==> flow/design.v (excerpt) <==
module booth_mul64(
    input   wire    clk,
    input   wire    nrst,
    input   wire    [63:0]  A,
    input   wire    [63:0]  B,
    output  reg     [127:0] P,
    input   wire    start,
    output  wire    ready
);
    localparam S_IDLE = 2'b00;
    localparam S_LOAD = 2'b01;
    localparam S_BUSY = 2'b10;
    localparam S_FINISH = 2'b11;
    reg [1:0] STATE;
    reg [1:0] next_state;
    reg [5:0] count;
    assign ready = (STATE == S_IDLE);
    reg [63:0] A_buf;
    reg [64:0] B_buf;
    reg [67:0] P_cur;
    reg [63:0] P_sft;
    reg [63:0] Ss;
    wire [64:0] PP;
    wire E, S;
    Booth4 enc(A_buf, B_buf[2:0], PP, E, S);
    always @ (*) begin
        next_state = STATE;
        if (STATE == S_IDLE && start == 1'b1)
            next_state = S_LOAD;
        if (STATE == S_LOAD)
            next_state = S_BUSY;
        if (STATE == S_BUSY && count == 6'd31)
            next_state = S_FINISH;
        if (STATE == S_FINISH)
            next_state = S_IDLE;
    end
    always @ (posedge clk or negedge nrst) begin
        if (~nrst) begin
            STATE <= S_IDLE;
        end
        else begin
            STATE <= next_state;
        end
    end
    always @ (posedge clk or negedge nrst) begin
        if (~nrst) begin
            count <= 6'd0;
        end
        else begin
            if (STATE == S_BUSY)
                count <= count + 1;
            else
                count <= 6'd0;
        end
    end
    always @ (posedge clk or negedge nrst) begin
        if (~nrst) begin
            A_buf <= 64'd0;
            B_buf <= 64'd0;
        end
        else begin
            if (next_state == S_LOAD) begin
                A_buf <= A;
                B_buf <= {B, 1'b0};
            end
            else if (STATE == S_BUSY) begin
                B_buf <= B_buf >> 2;
            end
  ...
==> flow/config.mk <==
export PLATFORM = sky130hd
export DESIGN_NAME = booth_mul64
export DESIGN_NICKNAME = booth_mul64
export VERILOG_FILES = /design/flow/design.v
export SDC_FILE = /design/flow/constraint.sdc
export NUM_CORES = 4
export LEC_CHECK = 0
export CAP_MARGIN = 20
export CORE_MARGIN = 2
export CORE_UTILIZATION = 71
export SETUP_SLACK_MARGIN = -0.27
export SLEW_MARGIN = 20
==> flow/constraint.sdc <==
create_clock -name core_clock -period 3.34 [get_ports {clk}]
set_input_delay 0.6680 -clock core_clock [delete_from_list [all_inputs] [get_ports {clk}]]
set_output_delay 0.6680 -clock core_clock [all_outputs]
set_load 0.01 [all_outputs]
run.sh (not shown) runs the stock make flow with config.mk's settings and CLKGATE_MAP_FILE=.
The first run stopped in 5_1_grt (GRT-0116).
Rerun with:
ABC_AREA = 1   (was unset)
CORE_UTILIZATION = 72   (was 71)
CTS_CLUSTER_DIAMETER = 394   (was unset)
CTS_CLUSTER_SIZE = 10   (was unset)
PLACE_DENSITY = 0.42   (was unset)
SETUP_SLACK_MARGIN = 0.26   (was -0.27)
clock period = 2.22 ns   (was 3.34 ns; I/O delays follow)
Result: The new run failed in 4_1_cts; die size rises by about 20%; synthesized area rises by about 23%; synthesized cell count increases by 68%.
Rerun with:
CORE_UTILIZATION = 40   (was 72)
CTS_CLUSTER_DIAMETER = unset   (was 394)
CTS_CLUSTER_SIZE = unset   (was 10)
GPL_TIMING_DRIVEN = 0   (was unset)
PLACE_DENSITY = unset   (was 0.42)
SETUP_SLACK_MARGIN = unset   (was 0.26)
clock period = 6.0 ns   (was 2.22 ns; I/O delays follow)
After rerunning: This time the run produced a clean layout; synthesized cell count is unchanged; synthesized area stays the same; die size went up by 78%.
Rerun with:
ABC_AREA = unset   (was 1)
CORE_UTILIZATION = 70   (was 40)
GPL_TIMING_DRIVEN = unset   (was 0)
clock period = 5.13 ns   (was 6.0 ns; I/O delays follow)
The new run passed the timing, DRC and antenna checks.
Global-route usage rose by 8.4 points.
Hold slack is better by 12 ps.
Sequential share of layout area climbs by 7.2 points.
Critical path depth decreases by 4.
Total power shrinks by a few percent.

---

Setup of run 1:
Starting RTL as in the previous note.
clock: 4.6 ns
lec_check: 0
cap_margin: 20
core_margin: 2
core_utilization: 70
cts_cluster_size: 37
slew_margin: 20
## Diff of input files: run 2 against run 1
--- a/flow/config.mk
+++ b/flow/config.mk
@@ -9,4 +9,3 @@
 export CORE_MARGIN = 2
-export CORE_UTILIZATION = 70
-export CTS_CLUSTER_SIZE = 37
+export CORE_UTILIZATION = 40
 export SLEW_MARGIN = 20
==> flow/constraint.sdc <==
create_clock -name core_clock -period 5.13 [get_ports {clk}]
set_input_delay 1.0260 -clock core_clock [delete_from_list [all_inputs] [get_ports {clk}]]
set_output_delay 1.0260 -clock core_clock [all_outputs]
set_load 0.01 [all_outputs]
## What came out
- The floorplan core area of run 2 is higher than that of run 1.
- NOTE global-route wire length before repair run 1->run 2 decreased by a few percent
- Run 2 vs run 1 — met3 demand-to-capacity share in global routing dropped 6.2 points.
- The global-route usage of run 2 is lower than that of run 1.
- Going from run 1 to run 2, vertical extent of the die grew by more than a quarter.
- Diff run 1 -> run 2: worst IR drop on VDD now smaller, number of rows in the core area increased by about 30% relative to the old numbers, via count went down 11%, clock network area share now sits at about the same level, combinational share of power has decreased.
Input-level comparison between run 3 and run 2:
--- a/flow/config.mk
+++ b/flow/config.mk
@@ -7,5 +7,9 @@
 export LEC_CHECK = 0
-export CAP_MARGIN = 20
+export CAP_MARGIN = 25
+export CELL_PAD_IN_SITES_DETAIL_PLACEMENT = 1
+export CORE_ASPECT_RATIO = 0.77
 export CORE_MARGIN = 2
 export CORE_UTILIZATION = 40
-export SLEW_MARGIN = 20
+export GPL_TIMING_DRIVEN = 0
+export MIN_ROUTING_LAYER = met2
+export SLEW_MARGIN = 40
==> flow/constraint.sdc <==
create_clock -name core_clock -period 6.0 [get_ports {clk}]
set_input_delay 1.2000 -clock core_clock [delete_from_list [all_inputs] [get_ports {clk}]]
set_output_delay 1.2000 -clock core_clock [all_outputs]
set_load 0.01 [all_outputs]
### Flow results
Achievable clock frequency for run 3 is lower than for run 2. Summary of run 3 over run 2: final-layout clock buffer total higher, die area roughly the same. On synthesis-to-finish area growth, the lower figure sits with run 2, not run 3. In the metrics for run 3 and run 2, the one carrying the lower post-layout instance count excluding filler cells is run 2. Share of the cycle needed by the critical path after routing in run 3 vs run 2: up 4.0 points. On worst hold slack across all endpoints, run 3 does worse than run 2. Of run 3 and run 2, run 3 shows the higher proportion of power drawn by combinational gates, with run 2 below it. In run 3 relative to run 2, first-pass GRT wire length had gone up by more than 10%.
Power and IR drop assume default switching activity.
